==> inputs of v7 <==
==> flow/design.v (excerpt) <==
module SimulatedDevice(
    input[1:0] global_state,
    input sys_clk,
    input rx,
    output tx,
    input turn_left_signal,
    input turn_right_signal,
    input move_forward_signal,
    input move_backward_signal,
    input place_barrier_signal,
    input destroy_barrier_signal,
    input rst,
    input clutch,
    input throttle,
    input brake,
    input power_on,
    input power_off,
    output front_detector,
    output back_detector,
    output left_detector,
    output right_detector,
    output move_backward_light,
    output move_forward_light,
    output turn_left_light,
    output turn_right_light,
    output power_light,
    output reg [2:0] state_light,
    output reg [3:0] moving_light,
    output [7:0] seg1,
    output [7:0] seg2,
    output [7:0] an
    );
    wire power;
    reg [1:0] state;
    reg [3:0] moving_state;
    wire manual_power;
    wire [1:0] next_state1;
    wire [1:0] next_state2;
  ...
export LEC_CHECK = 0
export CAP_MARGIN = 20
export CELL_PAD_IN_SITES_DETAIL_PLACEMENT = 2
export CORE_MARGIN = 2
export CORE_UTILIZATION = 67
export CTS_CLUSTER_SIZE = 75
export MAX_ROUTING_LAYER = met4
export PLACE_DENSITY_LB_ADDON = 0.07
export SETUP_SLACK_MARGIN = 2.5
export SLEW_MARGIN = 20
create_clock -name core_clock -period 20.7 [get_ports {sys_clk}]
run.sh (not shown) runs the stock make flow with config.mk's settings and CLKGATE_MAP_FILE=.
==> inputs of v31, as changes to v7 <==
- ABC_AREA: default -> 1
- CELL_PAD_IN_SITES_DETAIL_PLACEMENT: 2 -> default
- CORE_UTILIZATION: 67 -> 72
- CTS_CLUSTER_DIAMETER: default -> 373
- CTS_CLUSTER_SIZE: 75 -> 100
- MAX_ROUTING_LAYER: met4 -> default
- PLACE_DENSITY_LB_ADDON: 0.07 -> default
- SETUP_SLACK_MARGIN: 2.5 -> default
==> flow/constraint.sdc (replaced) <==
create_clock -name core_clock -period 13.3 [get_ports {sys_clk}]
set_input_delay 2.6600 -clock core_clock [delete_from_list [all_inputs] [get_ports {sys_clk}]]
set_output_delay 2.6600 -clock core_clock [all_outputs]
set_load 0.01 [all_outputs]
==> inputs of v8, as changes to v7 <==
- ABC_AREA: default -> 1
- CELL_PAD_IN_SITES_DETAIL_PLACEMENT: 2 -> default
- CORE_UTILIZATION: 67 -> 72
- CTS_CLUSTER_DIAMETER: default -> 361
- CTS_CLUSTER_SIZE: 75 -> default
- MAX_ROUTING_LAYER: met4 -> default
- PLACE_DENSITY: default -> 0.42
- PLACE_DENSITY_LB_ADDON: 0.07 -> default
- SETUP_SLACK_MARGIN: 2.5 -> default
==> flow/constraint.sdc (replaced) <==
create_clock -name core_clock -period 17.3 [get_ports {sys_clk}]
set_input_delay 3.4600 -clock core_clock [delete_from_list [all_inputs] [get_ports {sys_clk}]]
set_output_delay 3.4600 -clock core_clock [all_outputs]
set_load 0.01 [all_outputs]
==> results <==
v7 did not get past 3_5_place_dp (DPL-0033). v8 completed without violations. v31 never finished: it broke off in 5_1_grt on GRT-0232. In v7 the die area is higher than in v31, by about 14%. In v7 the synthesized cell count is smaller than in v31, by about 7.5%. In v7 the area after synthesis is larger than in v31, by 6.7%.

* * *

==> inputs of trial 5 <==
SimulatedDevice again, from the RTL that the note above started with.
export LEC_CHECK = 0
export ABC_AREA = 1
export CAP_MARGIN = 0
export CELL_PAD_IN_SITES_DETAIL_PLACEMENT = 0
export CELL_PAD_IN_SITES_GLOBAL_PLACEMENT = 0
export CORE_MARGIN = 2
export CORE_UTILIZATION = 71
export CTS_CLUSTER_DIAMETER = 295
export CTS_CLUSTER_SIZE = 35
export MAX_ROUTING_LAYER = met5
export PLACE_DENSITY = 0.64
export SETUP_SLACK_MARGIN = 1.37
export SLEW_MARGIN = 5
export TNS_END_PERCENT = 60
create_clock -name core_clock -period 15.9 [get_ports {sys_clk}]
==> inputs of build 50, as changes to trial 5 <==
Settings changed: CAP_MARGIN 0 to 20, CELL_PAD_IN_SITES_DETAIL_PLACEMENT 0 to unset, CELL_PAD_IN_SITES_GLOBAL_PLACEMENT 0 to unset, CORE_UTILIZATION 71 to 52, CTS_CLUSTER_DIAMETER 295 to unset, CTS_CLUSTER_SIZE 35 to unset, MAX_ROUTING_LAYER met5 to unset, PLACE_DENSITY 0.64 to unset, SETUP_SLACK_MARGIN 1.37 to unset, SLEW_MARGIN 5 to 20, TNS_END_PERCENT 60 to unset.
==> flow/constraint.sdc (replaced) <==
create_clock -name core_clock -period 18.9 [get_ports {sys_clk}]
set_input_delay 3.7800 -clock core_clock [delete_from_list [all_inputs] [get_ports {sys_clk}]]
set_output_delay 3.7800 -clock core_clock [all_outputs]
set_load 0.01 [all_outputs]
==> inputs of build 9, as changes to trial 5 <==
Settings changed: CAP_MARGIN 0 to 5, CELL_PAD_IN_SITES_DETAIL_PLACEMENT 0 to unset, CELL_PAD_IN_SITES_GLOBAL_PLACEMENT 0 to unset, CORE_UTILIZATION 71 to 72, CTS_CLUSTER_DIAMETER 295 to 268, CTS_CLUSTER_SIZE 35 to unset, MAX_ROUTING_LAYER met5 to unset, PLACE_DENSITY 0.64 to 0.62, SETUP_SLACK_MARGIN 1.37 to -1.04, SLEW_MARGIN 5 to 20, TNS_END_PERCENT 60 to unset.
==> flow/constraint.sdc (replaced) <==
create_clock -name core_clock -period 13.6 [get_ports {sys_clk}]
set_input_delay 2.7200 -clock core_clock [delete_from_list [all_inputs] [get_ports {sys_clk}]]
set_output_delay 2.7200 -clock core_clock [all_outputs]
set_load 0.01 [all_outputs]
==> comparison table <==
item	build 9	trial 5	build 50
Run status	finished with violations	did not finish	timing/DRC/antenna clean
Last stage reached	-	global routing (5_1_grt)	-
Violated checks	negative setup slack	-	-
Worst Setup End Kind	register	-	register
Number of DRC violations after detailed routing	0	-	0
Uppermost metal layer occupied by signal nets	met5	-	met4
Violation tally from detailed-route iteration zero	6760	-	1686
Worst path setup slack after routing	-3230 ps	-	1430 ps
Post-layout instance count excluding filler cells	6127	-	5870
Post CTS Setup Buffer Count	47	94	0
Cell count of the worst reg-to-reg path	131	-	122
Vert. Die Dim	216 um	218 um	254 um
Max Transition Viols Final	0	-	0
Number of gates resized after CTS	75	214	0
Switching share of power	24.5%	-	23.2%
Detailed-route wire length on metal 1	39600 um	-	34800 um
TritonCTS clock tree	yes	-	yes
Met3 wire length	15600 um	-	2200 um
Fraction of standard cell area in multi-input logic	51.9%	-	54.8%
Starting density of the core	73.2%	71.7%	52.6%
Count of buffering cells on the critical path with inverters included	36	-	24
Hold Violations, Final	0	-	0
Tool warnings	64	-	60
Static power due to leakage	20.7 nW	-	17.8 nW
Logic depth of the worst setup path including buffers	132	-	121
Class of the most critical hold timing path	register to register	-	register to register
Max power group	the clock network	-	the clock network
Source of the critical timing path	global_state[1]	-	global_state[1]
Total iterations of the first detailed-routing run	17	-	5
Power and IR drop assume default switching activity.
